// adder_32bit
module adder_32bit(
    input clk,
    input rst,
    input [31:0] i_a,
    input [31:0] i_b,
    input i_vld,
    output reg [31:0] o_res,
    output reg o_res_vld,
    output reg overflow
);
clock: 27.0 ns
lec_check: 0
cap_margin: 20
core_margin: 2
core_utilization: 65
slew_margin: 20
run.sh (not shown) runs the stock make flow with config.mk's settings and CLKGATE_MAP_FILE=.
The starting point failed in clock tree synthesis.
Rerun with:
Settings changed: CORE_UTILIZATION 65 to 40.
Clock period 27.0 ns to 39.1 ns, I/O delays scaled along.
Result:
- The new run completed with no timing, DRC or antenna violations
- synthesized cell count is unchanged
- synthesized area does not change
- die area climbs by well over a third
Rerun with:
Settings changed: CORE_UTILIZATION 40 to 58, SETUP_SLACK_MARGIN set to -2.0.
Clock period 39.1 ns to 27.8 ns, I/O delays scaled along.
With this change the flow ended with an error in global routing.
Die size went down by 31%.
Synthesized cell count stays the same.
Area after synthesis is unchanged.

* * *

Starting RTL as in the previous note.
Design adder_32bit, start of the top module:
module adder_32bit(
    input clk,
    input rst,
    input [31:0] i_a,
    input [31:0] i_b,
    input i_vld,
    output reg [31:0] o_res,
    output reg o_res_vld,
    output reg overflow
);
export LEC_CHECK = 0
export ABC_AREA = 1
export CAP_MARGIN = 20
export CORE_MARGIN = 2
export CORE_UTILIZATION = 40
export CTS_CLUSTER_DIAMETER = 125
export CTS_CLUSTER_SIZE = 15
export GPL_TIMING_DRIVEN = 0
export MAX_ROUTING_LAYER = met4
export SLEW_MARGIN = 20
create_clock -name core_clock -period 40.0 [get_ports {clk}]
==> next run, changes <==
ABC_AREA = unset   (was 1)
CTS_CLUSTER_DIAMETER = unset   (was 125)
CTS_CLUSTER_SIZE = unset   (was 15)
GPL_TIMING_DRIVEN = unset   (was 0)
MAX_ROUTING_LAYER = unset   (was met4)
Result: The changed run went through all stages and came out clean. Synthesized cell count is lower by 25%. Cell area is lower by 6.1%. Worst setup slack loses 1000 ps. Clock skew does not change. Final cell count is lower by 23%. Worst hold slack gains 5.6 ps. Synthesized area is lower by 15%. Wire length is lower by 7.0%. Core utilization is higher by 4.3 points.
==> next run, changes <==
clock period = 28.0 ns   (was 40.0 ns; I/O delays follow)
The new run finished but fails on negative setup slack.
Synthesized area does not change.
Cell count goes up by 27%.
Worst setup slack is worse by 7500 ps.
Routed wire length grows by 18%.

* * *

The RTL this note starts from:
==> flow/design.v <==
`timescale 1ns / 1ps
module CompareAndShift32Bit (
    input [7:0] exp_a,
    input [7:0] exp_b,
    input [23:0] man_a,
    input [23:0] man_b,
    output reg [23:0] al_man_a,
    output reg [23:0] al_man_b,
    output reg [7:0] shift
);
    always @(*) begin
        if (exp_a > exp_b) begin
            shift = exp_a - exp_b;
            al_man_a = man_a;
            al_man_b = man_b >> shift;
        end else begin
            shift = exp_b - exp_a;
            al_man_a = man_a >> shift;
            al_man_b = man_b;
        end
    end
endmodule
`timescale 1ns / 1ps
module Addition32Bit (
    input sign_a,
    input sign_b,
    input [23:0] a,b,
    output reg [24:0] res,
    output reg sign_res
    );
    always @(*) begin
        if (sign_a == sign_b) begin
            sign_res = sign_a;   
            res = a+b;
        end
        else if (a >= b) begin
            res = a - b;
            sign_res = sign_a;
        end
        else begin
            res = b - a;
            sign_res = sign_b;
        end
    end
endmodule	
`timescale 1ns / 1ps
module Normalization32Bit (
    input [24:0] res,
    input [7:0] exp_base,
    output reg [23:0] man_res,
    output reg [7:0] exp_res,
    output reg overflow
);
    reg [24:0] normalized_result;
    integer i;
    always @(*) begin
        normalized_result = res;
        exp_res = exp_base;
        if (normalized_result[24]) begin
            normalized_result = normalized_result >> 1;
            exp_res = exp_base + 1;
        end else begin
            for (i = 0; i < 24; i = i + 1) begin
                if (normalized_result[23] == 0 && exp_res > 0) begin
                    normalized_result = normalized_result << 1;
                    exp_res = exp_res - 1;
                end
            end
            if (normalized_result == 25'b0)
                exp_res = 8'b0;
        end
        man_res = normalized_result[23:0];
        overflow = (exp_res >= 8'b11111111);
    end
endmodule
`timescale 1ns / 1ps
module adder_32bit(
    input clk,
    input rst,
    input [31:0] i_a,
    input [31:0] i_b,
    input i_vld,
    output reg [31:0] o_res,
    output reg o_res_vld,
    output reg overflow
);
wire [7:0] shift;
wire [23:0] al_man_a, al_man_b;
wire sign_a, sign_b, sign_res;
wire [7:0] exp_a, exp_b, exp_res;
wire [23:0] man_a, man_b, man_res;
wire [24:0] res;
wire operation_overflow;
assign sign_a = i_a[31];
assign sign_b = i_b[31];
assign exp_a = i_a[30:23];
assign exp_b = i_b[30:23];
assign man_a = (exp_a == 8'b0) ? {1'b0, i_a[22:0]} : {1'b1, i_a[22:0]};  
assign man_b = (exp_b == 8'b0) ? {1'b0, i_b[22:0]} : {1'b1, i_b[22:0]};
wire is_nan_a = ((exp_a == 8'b11111111) && (man_a[22:0] != 0));  
wire is_nan_b = ((exp_b == 8'b11111111) && (man_b[22:0] != 0));
wire is_inf_a = ((exp_a == 8'b11111111) && (man_a[22:0] == 0));
wire is_inf_b = ((exp_b == 8'b11111111) && (man_b[22:0] == 0));
wire is_zero_a = ((i_a[30:0] == 0));  
wire is_zero_b = ((i_b[30:0] == 0));
CompareAndShift32Bit u_CompareAndShift32Bit (
    .exp_a(exp_a),           
    .exp_b(exp_b),           
    .man_a(man_a),           
    .man_b(man_b),           
    .al_man_a(al_man_a),     
    .al_man_b(al_man_b),     
    .shift(shift)            
);
Addition32Bit u_Addition32Bit (
    .sign_a(sign_a),         
    .sign_b(sign_b),         
    .a(al_man_a),            
    .b(al_man_b),            
    .res(res),               
    .sign_res(sign_res)      
);
Normalization32Bit u_Normalization32Bit (
    .res(res),                                   
    .exp_base((exp_a > exp_b) ? exp_a : exp_b),  
    .man_res(man_res),                           
    .exp_res(exp_res),                           
    .overflow(operation_overflow)                
);
always @(posedge clk or posedge rst) begin
    if (rst) begin
        o_res <= 32'b0;
        o_res_vld <= 1'b0;
        overflow <= 1'b0;
    end else if (i_vld) begin
        if (is_nan_a || is_nan_b || (is_inf_a && is_inf_b && (sign_a != sign_b))) begin
            o_res <= 32'h7FC00000;  
            overflow <= 1'b1;
        end 
        else if (is_inf_a || is_inf_b) begin
            o_res <= is_inf_a ? i_a : i_b;  
            overflow <= 1'b1;
        end 
        else if (is_zero_a && is_zero_b) begin
            o_res <= 32'b0;  
            overflow <= 1'b0;
        end 
        else begin
        o_res <= {sign_res, exp_res, man_res[22:0]};
        o_res_vld <= 1'b1;
        overflow <= operation_overflow;
        end
        o_res_vld <= 1'b1;
    end else begin
        o_res_vld <= 1'b0;
    end
end
endmodule
Settings: LEC_CHECK=0, ABC_AREA=1, CAP_MARGIN=20, CORE_MARGIN=2, CORE_UTILIZATION=70, CTS_CLUSTER_SIZE=89, HOLD_SLACK_MARGIN=-0.1, MAX_ROUTING_LAYER=met4, SLEW_MARGIN=20; clock period 36.2 ns.
The baseline completed without violations.
Edit:
--- a/flow/config.mk
+++ b/flow/config.mk
@@ -8 +7,0 @@
-export ABC_AREA = 1
@@ -11,4 +10 @@
-export CORE_UTILIZATION = 70
-export CTS_CLUSTER_SIZE = 89
-export HOLD_SLACK_MARGIN = -0.1
-export MAX_ROUTING_LAYER = met4
+export CORE_UTILIZATION = 12
==> flow/constraint.sdc (replaced) <==
create_clock -name core_clock -period 41.5 [get_ports {clk}]
set_input_delay 8.3000 -clock core_clock [delete_from_list [all_inputs] [get_ports {clk}]]
set_output_delay 8.3000 -clock core_clock [all_outputs]
set_load 0.01 [all_outputs]
Outcome: Cell count rose by about a fifth; worst setup slack loses 0.15 ns; routed wire length rose by a little under a tenth; final area is higher slightly; sequential cell count does not change; die area came out higher to 4.9 times its value; area after synthesis drops by about a fifth.
Edit:
--- a/flow/config.mk
+++ b/flow/config.mk
@@ -10 +10 @@
-export CORE_UTILIZATION = 12
+export CORE_UTILIZATION = 22
==> flow/constraint.sdc (replaced) <==
create_clock -name core_clock -period 39.1 [get_ports {clk}]
set_input_delay 7.8200 -clock core_clock [delete_from_list [all_inputs] [get_ports {clk}]]
set_output_delay 7.8200 -clock core_clock [all_outputs]
set_load 0.01 [all_outputs]
Synthesized cell count is unchanged.
Setup slack loses 0.43 ns.
Global-route usage is higher by 6.7 points.
Edit:
--- a/flow/config.mk
+++ b/flow/config.mk
@@ -10 +10,2 @@
-export CORE_UTILIZATION = 22
+export CORE_UTILIZATION = 70
+export CTS_CLUSTER_DIAMETER = 147
==> flow/constraint.sdc (replaced) <==
create_clock -name core_clock -period 22.2 [get_ports {clk}]
set_input_delay 4.4400 -clock core_clock [delete_from_list [all_inputs] [get_ports {clk}]]
set_output_delay 4.4400 -clock core_clock [all_outputs]
set_load 0.01 [all_outputs]
The changed run ended with an error in detailed placement. Die area came out lower by about 70%. Area after synthesis stays the same. Synthesized cell count does not change.
Edit:
--- a/flow/config.mk
+++ b/flow/config.mk
@@ -10,2 +10 @@
-export CORE_UTILIZATION = 70
-export CTS_CLUSTER_DIAMETER = 147
+export CORE_UTILIZATION = 61
==> flow/constraint.sdc (replaced) <==
create_clock -name core_clock -period 57.3 [get_ports {clk}]
set_input_delay 11.4600 -clock core_clock [delete_from_list [all_inputs] [get_ports {clk}]]
set_output_delay 11.4600 -clock core_clock [all_outputs]
set_load 0.01 [all_outputs]
=> The changed run produced a clean layout. Synthesized area does not change. Die size grows by 14%. Synthesized cell count does not change.
Edit:
--- a/flow/config.mk
+++ b/flow/config.mk
@@ -10 +10,2 @@
-export CORE_UTILIZATION = 61
+export CORE_UTILIZATION = 58
+export HOLD_SLACK_MARGIN = -0.09
==> flow/constraint.sdc (replaced) <==
create_clock -name core_clock -period 37.2 [get_ports {clk}]
set_input_delay 7.4400 -clock core_clock [delete_from_list [all_inputs] [get_ports {clk}]]
set_output_delay 7.4400 -clock core_clock [all_outputs]
set_load 0.01 [all_outputs]
Effect:
- wire length increases by a few percent
- cell area climbs by about a fifth
- count of clock-buffer cells in the layout increases by 1
